==> flow/design.v (excerpt) <==
module int_calc(clk, rst, start, A, B, done, int_add, int_sub, int_mul, int_div, int_mod, addCo, addCy, subCo, subCy);
   input clk;
   input rst;
   input start;
   input [63:0] A;
   input [31:0] B;
   output done;
   output [31:0] int_add;
   output [31:0] int_sub;
   output [63:0] int_mul;
   output [31:0] int_div;
   output [31:0] int_mod;
	output addCo;
	output addCy;
	output subCo;
	output subCy;
   reg [31:0] a_r;
   reg [31:0] b_r;
   reg        busy;
   wire       mul_idle;
   wire       div_idle;
   assign done = busy & mul_idle & div_idle;
   always @(posedge clk) begin
      if (start) begin
         a_r <= A[31:0];
         b_r <= B;
      end
      if (rst) busy <= 1'b0;
      else if (start) busy <= 1'b1;
      else if (done) busy <= 1'b0;
   end
   adder_32bits adder(.A(a_r),
                      .B(b_r),
                      .Ctr(1'b0),
                      .S(int_add),
                      .Co(addCo),
                      .Cy(addCy));
   adder_32bits suber(.A(a_r),
                      .B(b_r),
                      .Ctr(1'b1),
                      .S(int_sub),
                      .Co(subCo),
                      .Cy(subCy));
   mul_32_32_64 muler(.clk(clk),
                      .rst(rst),
                      .start(start),
                      .a(a_r),
  ...
For scale: about 300 I/O pins, roughly 21000 sq um of cells after synthesis.
export LEC_CHECK = 0
export CAP_MARGIN = 20
export CORE_MARGIN = 2
export CORE_UTILIZATION = 68
export CTS_CLUSTER_DIAMETER = 42
export CTS_CLUSTER_SIZE = 90
export SETUP_SLACK_MARGIN = 1.84
export SLEW_MARGIN = 20
create_clock -name core_clock -period 12.0 [get_ports {clk}]
run.sh (not shown) runs the stock make flow with config.mk's settings and CLKGATE_MAP_FILE=.
The first run ran to the end with violations: setup timing.
Rerun with:
==> flow/config.mk (replaced) <==
export PLATFORM = sky130hd
export DESIGN_NAME = int_calc
export DESIGN_NICKNAME = int_calc
export VERILOG_FILES = /design/flow/design.v
export SDC_FILE = /design/flow/constraint.sdc
export NUM_CORES = 4
export LEC_CHECK = 0
export ABC_AREA = 1
export CAP_MARGIN = 20
export CORE_MARGIN = 2
export CORE_UTILIZATION = 65
export HOLD_SLACK_MARGIN = -0.08
export SETUP_SLACK_MARGIN = -0.77
export SLEW_MARGIN = 20
==> flow/constraint.sdc (replaced) <==
create_clock -name core_clock -period 10.1 [get_ports {clk}]
set_input_delay 2.0200 -clock core_clock [delete_from_list [all_inputs] [get_ports {clk}]]
set_output_delay 2.0200 -clock core_clock [all_outputs]
set_load 0.01 [all_outputs]
What happened:
- The changed run ran to the end with violations: setup timing
- clock skew goes down by 0.0052 ns
- power goes up by 25%
- worst hold slack gets better by 0.012 ns
- sequential share of layout area goes down by 1.8 points
- wire length goes up by 16%
- via count goes up by 16%
- design area goes up by 4.9%
- global-route usage goes up by 1.6 points
- synthesized area goes up by 6.1%
- sequential cell count stays the same
- clock power goes up by about 7%

* * *

The RTL this note starts from:
==> flow/design.v <==
`timescale 1ns / 1ps
module adder_1bit(a, b, ci, s, co);
	input wire a,b,ci;
	output wire s,co;
	and (c1,a,b), (c2,b,ci), (c3,a,ci);
	xor (s1,a,b), (s,s1,ci);
	or (co,c1,c2,c3);
endmodule
`timescale 1ns / 1ps
module adder_32bits(A, B, Ctr, S, Co,Cy);
	parameter size=32;
   input [size:1] A;
   input [size:1] B;
   input Ctr;
   output [size:1] S;
   output Co;
	output Cy;
	wire[size-1:1]  Ctemp;
	wire[size:1]    Bo;
	assign Bo={32{Ctr}}^B;
adder_1bit 	A1(.a(A[1]),.b(Bo[1]),.ci(Ctr),.s(S[1]),.co(Ctemp[1])),
		A2(A[2],Bo[2],Ctemp[1],S[2],Ctemp[2]),
		A3(A[3],Bo[3],Ctemp[2],S[3],Ctemp[3]),
		A4(A[4],Bo[4],Ctemp[3],S[4],Ctemp[4]),
		A5(A[5],Bo[5],Ctemp[4],S[5],Ctemp[5]),
		A6(A[6],Bo[6],Ctemp[5],S[6],Ctemp[6]),
		A7(A[7],Bo[7],Ctemp[6],S[7],Ctemp[7]),
		A8(A[8],Bo[8],Ctemp[7],S[8],Ctemp[8]),
		A9(A[9],Bo[9],Ctemp[8],S[9],Ctemp[9]),
		A10(A[10],Bo[10],Ctemp[9],S[10],Ctemp[10]),
		A11(A[11],Bo[11],Ctemp[10],S[11],Ctemp[11]),
		A12(A[12],Bo[12],Ctemp[11],S[12],Ctemp[12]),
		A13(A[13],Bo[13],Ctemp[12],S[13],Ctemp[13]),
		A14(A[14],Bo[14],Ctemp[13],S[14],Ctemp[14]),
		A15(A[15],Bo[15],Ctemp[14],S[15],Ctemp[15]),
		A16(A[16],Bo[16],Ctemp[15],S[16],Ctemp[16]),
		A17(A[17],Bo[17],Ctemp[16],S[17],Ctemp[17]),
		A18(A[18],Bo[18],Ctemp[17],S[18],Ctemp[18]),
		A19(A[19],Bo[19],Ctemp[18],S[19],Ctemp[19]),
		A20(A[20],Bo[20],Ctemp[19],S[20],Ctemp[20]),
		A21(A[21],Bo[21],Ctemp[20],S[21],Ctemp[21]),
		A22(A[22],Bo[22],Ctemp[21],S[22],Ctemp[22]),
		A23(A[23],Bo[23],Ctemp[22],S[23],Ctemp[23]),
		A24(A[24],Bo[24],Ctemp[23],S[24],Ctemp[24]),
		A25(A[25],Bo[25],Ctemp[24],S[25],Ctemp[25]),
		A26(A[26],Bo[26],Ctemp[25],S[26],Ctemp[26]),
		A27(A[27],Bo[27],Ctemp[26],S[27],Ctemp[27]),
		A28(A[28],Bo[28],Ctemp[27],S[28],Ctemp[28]),
		A29(A[29],Bo[29],Ctemp[28],S[29],Ctemp[29]),
		A30(A[30],Bo[30],Ctemp[29],S[30],Ctemp[30]),
		A31(A[31],Bo[31],Ctemp[30],S[31],Ctemp[31]),
		A32(A[32],Bo[32],Ctemp[31],S[32],Co);
		assign Cy=(!(A[32]^Bo[32]))*(A[32]^S[32]);
endmodule
module mul_32_32_64(clk, rst, start, a, b, out, idle);
   input clk;
   input rst;
   input start;
   input [31:0] a, b;
   output reg [63:0] out;
   output idle;
   reg [63:0]        out_r;
   parameter START = 1'b0, CALC = 1'b1;
   reg [4:0]         count;
   reg               state;
   reg               last;
   wire [33:0]       tmp_sum;
   wire [33:0]       a_ext;
   wire [33:0]       addend;
   wire [2:0]        booth;
   assign idle = (state == START);
   assign a_ext = {{2{a[31]}}, a};
   assign booth = {out_r[1:0], last};
   assign addend = (booth[1] ^ booth[0]) ? a_ext : {a_ext[32:0], 1'b0} & {34{booth[2] ^ booth[0]}};
   assign tmp_sum = {{2{out_r[63]}}, out_r[63:32]} + (addend ^ {34{booth[2]}}) + {33'b0, booth[2]};
   always @(posedge clk) begin
      if (rst) begin
         state <= START;
         count <= 5'b00000;
      end else begin
      case (state)
        START: begin
           if (start) begin
              out_r <= {32'b0, b};
              last <= 1'b0;
              count <= 5'b00000;
              state <= CALC;
           end
        end
        CALC: begin
           if (~count[4]) begin
              count <= count + 1;
              out_r[63:30] <= tmp_sum[33:0];
              out_r[29:0] <= out_r[31:2];
              last <= out_r[1];
           end  
           else begin
              out <= out_r;
              state <= START;
              count <= 5'b00000;
           end
        end  
        default:;
      endcase  
      end
   end  
endmodule  
module div_64_32_32(clk, rst, start, a, b, quo, mod, idle);
   input clk;
   input rst;
   input start;
   input [63:0] a;
   input [31:0] b;
   output reg [31:0] quo, mod;
   output idle;
   reg [31:0]        quo_r;
   reg [33:0]        mod_r;
   parameter START = 2'b00, CALC = 2'b01, FIN = 2'b11;
   reg [1:0]         state;
   reg [4:0]         count;
   wire [33:0]       b_ext;
   wire [33:0]       tmp_sum;
   reg               op;
   assign idle = (state == START);
   assign b_ext = {2'b00, b};
   assign tmp_sum = mod_r + (b_ext ^ {34{op}}) + {33'b0, op};
   always @(posedge clk) begin
      if (rst) begin
         state <= START;
         count <= 5'b00000;
      end else begin
      case (state)
        START: begin
           if (start) begin
              mod_r <= {1'b0, a[63:31]};
              quo_r <= {a[30:0], 1'b0};
              op <= 1;     
              count <= 5'b00000;
              state <= CALC;
           end
        end
        CALC: begin
           if (count != 5'b11111) begin
              mod_r <= {tmp_sum[32:0], quo_r[31]};
              quo_r <= {quo_r[30:0], ~tmp_sum[33]};
              op <= ~tmp_sum[33];
              count <= count + 1;
           end
           else begin
              quo_r <= {quo_r[30:0], ~tmp_sum[33]};
              mod_r <= tmp_sum[33] ? tmp_sum + b_ext : tmp_sum;
              state <= FIN;
              count <= 5'b00000;
           end
        end
        FIN: begin
           quo <= quo_r;
           mod <= mod_r[31:0];
           state <= START;
           count <= 5'b00000;
        end
        default: state <= START;
      endcase  
      end
   end  
endmodule  
module int_calc(clk, rst, start, A, B, done, int_add, int_sub, int_mul, int_div, int_mod, addCo, addCy, subCo, subCy);
   input clk;
   input rst;
   input start;
   input [63:0] A;
   input [31:0] B;
   output done;
   output [31:0] int_add;
   output [31:0] int_sub;
   output [63:0] int_mul;
   output [31:0] int_div;
   output [31:0] int_mod;
	output addCo;
	output addCy;
	output subCo;
	output subCy;
   reg [31:0] a_r;
   reg [31:0] b_r;
   reg        busy;
   wire       mul_idle;
   wire       div_idle;
   assign done = busy & mul_idle & div_idle;
   always @(posedge clk) begin
      if (start) begin
         a_r <= A[31:0];
         b_r <= B;
      end
      if (rst) busy <= 1'b0;
      else if (start) busy <= 1'b1;
      else if (done) busy <= 1'b0;
   end
   adder_32bits adder(.A(a_r),
                      .B(b_r),
                      .Ctr(1'b0),
                      .S(int_add),
                      .Co(addCo),
                      .Cy(addCy));
   adder_32bits suber(.A(a_r),
                      .B(b_r),
                      .Ctr(1'b1),
                      .S(int_sub),
                      .Co(subCo),
                      .Cy(subCy));
   mul_32_32_64 muler(.clk(clk),
                      .rst(rst),
                      .start(start),
                      .a(a_r),
                      .b(B),
                      .out(int_mul),
                      .idle(mul_idle));
   div_64_32_32 diver(.clk(clk),
                      .rst(rst),
                      .start(start),
                      .a(A),
                      .b(b_r),
                      .quo(int_div),
                      .mod(int_mod),
                      .idle(div_idle));
endmodule  
Settings: LEC_CHECK=0, ABC_AREA=1, CAP_MARGIN=20, CORE_MARGIN=2, CORE_UTILIZATION=72, CTS_CLUSTER_DIAMETER=237, HOLD_SLACK_MARGIN=-0.08, PLACE_DENSITY=0.67, SETUP_SLACK_MARGIN=1.09, SLEW_MARGIN=20; clock period 10.1 ns.
The first run produced a layout that fails on setup timing.
Change:
Settings changed: ABC_AREA 1 to unset, CORE_UTILIZATION 72 to 58, CTS_CLUSTER_DIAMETER 237 to unset, HOLD_SLACK_MARGIN -0.08 to unset, PLACE_DENSITY 0.67 to unset, SETUP_SLACK_MARGIN 1.09 to 1.5.
Clock period 10.1 ns to 10.7 ns, I/O delays scaled along.
Effect:
- The changed run completed and failed the layout checks on setup timing
- flip-flop count stays the same
- clock skew rose by 0.012 ns
- combinational power fell by about 26%
- setup slack is better by 1.0 ns
- final area fell by 4.4%
- die area rose by about 17%
- sequential power fell by about 6%
- via count fell by about 25%
- non-clock buffer count fell by 3
- sequential share of layout area rose by 1.8 points
Change:
Settings changed: CORE_UTILIZATION 58 to 72, CTS_CLUSTER_SIZE set to 31.
Clock period 10.7 ns to 15.0 ns, I/O delays scaled along.
Outcome: The changed run ran to the end with violations: setup timing. Cell area drops by about 1%. Cell count falls by about 3.5%. Clock skew drops by 0.0072 ns. Global-route usage grows by 14 points. Worst setup slack improves by 3.3 ns.

* * *

## run A
// int_calc: RTL as listed in full above, without the edits since
Settings: LEC_CHECK=0, CAP_MARGIN=20, CELL_PAD_IN_SITES_DETAIL_PLACEMENT=1, CORE_MARGIN=3, CORE_UTILIZATION=40, CTS_CLUSTER_DIAMETER=47, HOLD_SLACK_MARGIN=0.22, MIN_ROUTING_LAYER=met1, PLACE_DENSITY_LB_ADDON=0.28, SETUP_SLACK_MARGIN=1.5, SLEW_MARGIN=20, TNS_END_PERCENT=20; clock period 21.0 ns.
Here is what was changed in the inputs of run B compared with run A.
- swapping 3 for 2 in CORE_MARGIN
- clearing CELL_PAD_IN_SITES_DETAIL_PLACEMENT, which used to be 1
- clearing MIN_ROUTING_LAYER, which used to be met1
- clearing TNS_END_PERCENT, which used to be 20
- clearing HOLD_SLACK_MARGIN, which used to be 0.22
- clearing PLACE_DENSITY_LB_ADDON, which used to be 0.28
- swapping 40 for 43 in CORE_UTILIZATION
- clearing CTS_CLUSTER_DIAMETER, which used to be 47
- swapping 21.0 for 10.6 in the clock period (ns, I/O delays scaled along)
Run A finished all stages; the layout is clean.
To summarise run B: no stage aborted, but the layout did not pass its checks, failing on setup timing.
Diff run A -> run B: cell area lost 110 um2; peak supply drop rose about 70%.
Reported for run B and run A, final max-slew violation count turned out identical to the last digit.
On total length of routed wires: between run B and run A, it ends up lower for run B.
[compare] base=run A new=run B: sum of met3 wire segment lengths after detailed routing went down by 500 um; setup slack of the critical path after layout -6.70 ns; final setup violation count +29.
a_r[0] as the beginning of the critical path was reported by run A, and b_r[0] by run B.
For run B, the slowest library cell on the worst path was sky130_fd_sc_hd__fa_2, unlike run A, where it was sky130_fd_sc_hd__clkdlybuf4s50_1.
For the combined buffer and inverter count along the critical path, run B came in 1 lower than run A did.
Inputs modified between run B and run C:
- CTS_CLUSTER_SIZE newly set to 39
- PLACE_DENSITY newly set to 0.37
- CORE_UTILIZATION changed from 43 to 72
- SETUP_SLACK_MARGIN changed from 1.5 to 1.05
### Flow results
Run C -> stages 100% | layout checks FAIL | setup timing
Count of plain and timing-repair buffers: run B and run C compared, lower one is run B
Cmp run B and run C / total instance count after detailed placement / lower: run C
Higher clock power among run B and run C: run B
Of run B and run C, the higher number of fill cells in the layout belongs to run B.
Run C ended up with addCy as its destination of the critical timing path; run B ended up with subCy.
On number of antenna violations at the first check in global routing: run C sits above run B.
Run C vs run B on routed via count: run C is the higher one.
Worst setup slack: run C < run B
Run C vs run B on fraction of power consumed by combinational cells: run C is the higher one.
| hold slack | run B vs run C | ≈ equal |
Switching share of power (run C over run B): increase, 2.7 points
The relative max-transition margin reported for run C is smaller than that of run B by 0.96 points.

* * *

// int_calc: RTL as listed in full above, without the edits since
clock: 12.2 ns
lec_check: 0
abc_area: 1
cap_margin: 20
core_margin: 2
core_utilization: 72
cts_cluster_size: 23
place_density: 0.79
slew_margin: 20
The baseline reached the layout checks and failed them: setup timing.
Then changed:
- ABC_AREA: 1 -> default
- PLACE_DENSITY: 0.79 -> default
- clock period: 12.2 -> 15.0 ns (I/O delays scaled with it)
=>
- The changed run reached the layout checks and failed them: setup timing
- routed wire length falls by 11%
- power decreases by 25%
- synthesized cell count went down by 28%
Then changed:
- CORE_UTILIZATION: 72 -> 40
- CTS_CLUSTER_SIZE: 23 -> default
- SETUP_SLACK_MARGIN: default -> 1.5
- clock period: 15.0 -> 21.0 ns (I/O delays scaled with it)
Outcome:
- The changed run completed with no timing, DRC or antenna violations
- utilization falls by 38 points
- routed wire length fell by 11%
- synthesized cell count stays the same
- area after synthesis is unchanged
- sequential share of layout area went down by 0.53 points
- die size came out higher by 78%
- cell area is higher by 1.3%
Then changed:
- CORE_UTILIZATION: 40 -> 60
- SETUP_SLACK_MARGIN: 1.5 -> default
- clock period: 21.0 -> 10.6 ns (I/O delays scaled with it)
=>
- With this change the flow finished but fails on setup timing
- global-route usage rose by 9.2 points
- area after synthesis is unchanged
- flip-flop count is unchanged
- power rose by about 90%

* * *

Setup of job 6340:
RTL: the design.v shown in full above, as it stands there.
clock: 21.0 ns
lec_check: 0
cap_margin: 20
cell_pad_in_sites_detail_placement: 1
core_margin: 3
core_utilization: 40
cts_cluster_diameter: 47
cts_cluster_size: 47
gpl_routability_driven: 0
hold_slack_margin: 0.03
min_routing_layer: met1
place_density_lb_addon: 0.28
setup_slack_margin: 1.5
slew_margin: 20
tns_end_percent: 20
diff inputs: job 6340 => job 8992
- CAP_MARGIN changed from 20 to 30
- MAX_ROUTING_LAYER newly set to met4
- CTS_CLUSTER_DIAMETER changed from 47 to 245
- CELL_PAD_IN_SITES_DETAIL_PLACEMENT changed from 1 to 2
- GPL_TIMING_DRIVEN newly set to 0
- CORE_UTILIZATION changed from 40 to 54
## What came out
- Job 8992 vs job 6340 — die size dropped by more than a quarter
- Taking job 6340 as the reference, in job 8992 cell count after synthesis level, die outline height moved down, initial core utilization moved up.
- Job 6340 went all the way through the flow, and no timing, DRC or antenna check failed.
- Flow for job 8992 halted at detailed placement, error code DPL-0033.
The inputs of job 8114 differ from those of job 8992 as listed below.
- SETUP_SLACK_MARGIN now -0.45, was 1.5
- CORE_UTILIZATION now 19, was 54
- HOLD_SLACK_MARGIN no longer set, was 0.03
- CORE_ASPECT_RATIO now 0.75, previously not set
- GPL_TIMING_DRIVEN no longer set, was 0
- CORE_MARGIN now 2, was 3
- CTS_CLUSTER_SIZE now 31, was 47
- CTS_CLUSTER_DIAMETER no longer set, was 245
- PLACE_DENSITY_LB_ADDON now 0.08, was 0.28
- TNS_END_PERCENT no longer set, was 20
- MIN_ROUTING_LAYER no longer set, was met1
- the clock period (ns, I/O delays scaled along) now 29.9, was 21.0
==> comparison <==
Job 8992 -> job 8114: combined area of all synthesized cells delta 0, exact match. Job 8992 terminated abnormally: detailed placement reported DPL-0033. Job 8114 finished every step from synthesis to the final layout, and the layout passed the timing, design-rule and antenna checks. From job 8992 to job 8114 the numbers moved as follows: die width went up about 90%, chip footprint went up 0.071 mm^2, summed standard-cell area reported by yosys held.
For job 2032, these inputs were changed with respect to job 8114:
- a deleted CORE_ASPECT_RATIO that had been 0.75
- a change of PLACE_DENSITY_LB_ADDON from 0.08 to 0.27
- a deleted MAX_ROUTING_LAYER that had been met4
- a deleted CELL_PAD_IN_SITES_DETAIL_PLACEMENT that had been 2
- a change of CORE_UTILIZATION from 19 to 72
- a change of CAP_MARGIN from 30 to 20
- a deleted GPL_ROUTABILITY_DRIVEN that had been 0
- a deleted SETUP_SLACK_MARGIN that had been -0.45
- a deleted CTS_CLUSTER_SIZE that had been 31
- a change of the clock period (ns, I/O delays scaled along) from 29.9 to 15.0
==> comparison <==
Summary of job 2032 over job 8114: first-pass GRT wire length dropped 19%; share of final layout cell area taken by clock buffers and inverters dropped 0.60 points; synthesis-to-finish area growth dropped 6.3 points; clock share of power dropped 3.1 points.
b_r[0] as the launching instance or port of the critical path was reported by job 2032, and a_r[0] by job 8114.
Summary: with job 8114 as the reference, post-route cell area in job 2032 moved down by a few percent.
addCy as the critical path endpoint was reported by job 8114, and subCy by job 2032.
Comparing job 8114 and job 2032, the higher relative contribution of sequential cells to total power was measured on job 2032.
The final report for job 2032 shows a completed flow and a layout that fails verification, specifically negative setup slack.
Power and IR drop assume default switching activity.
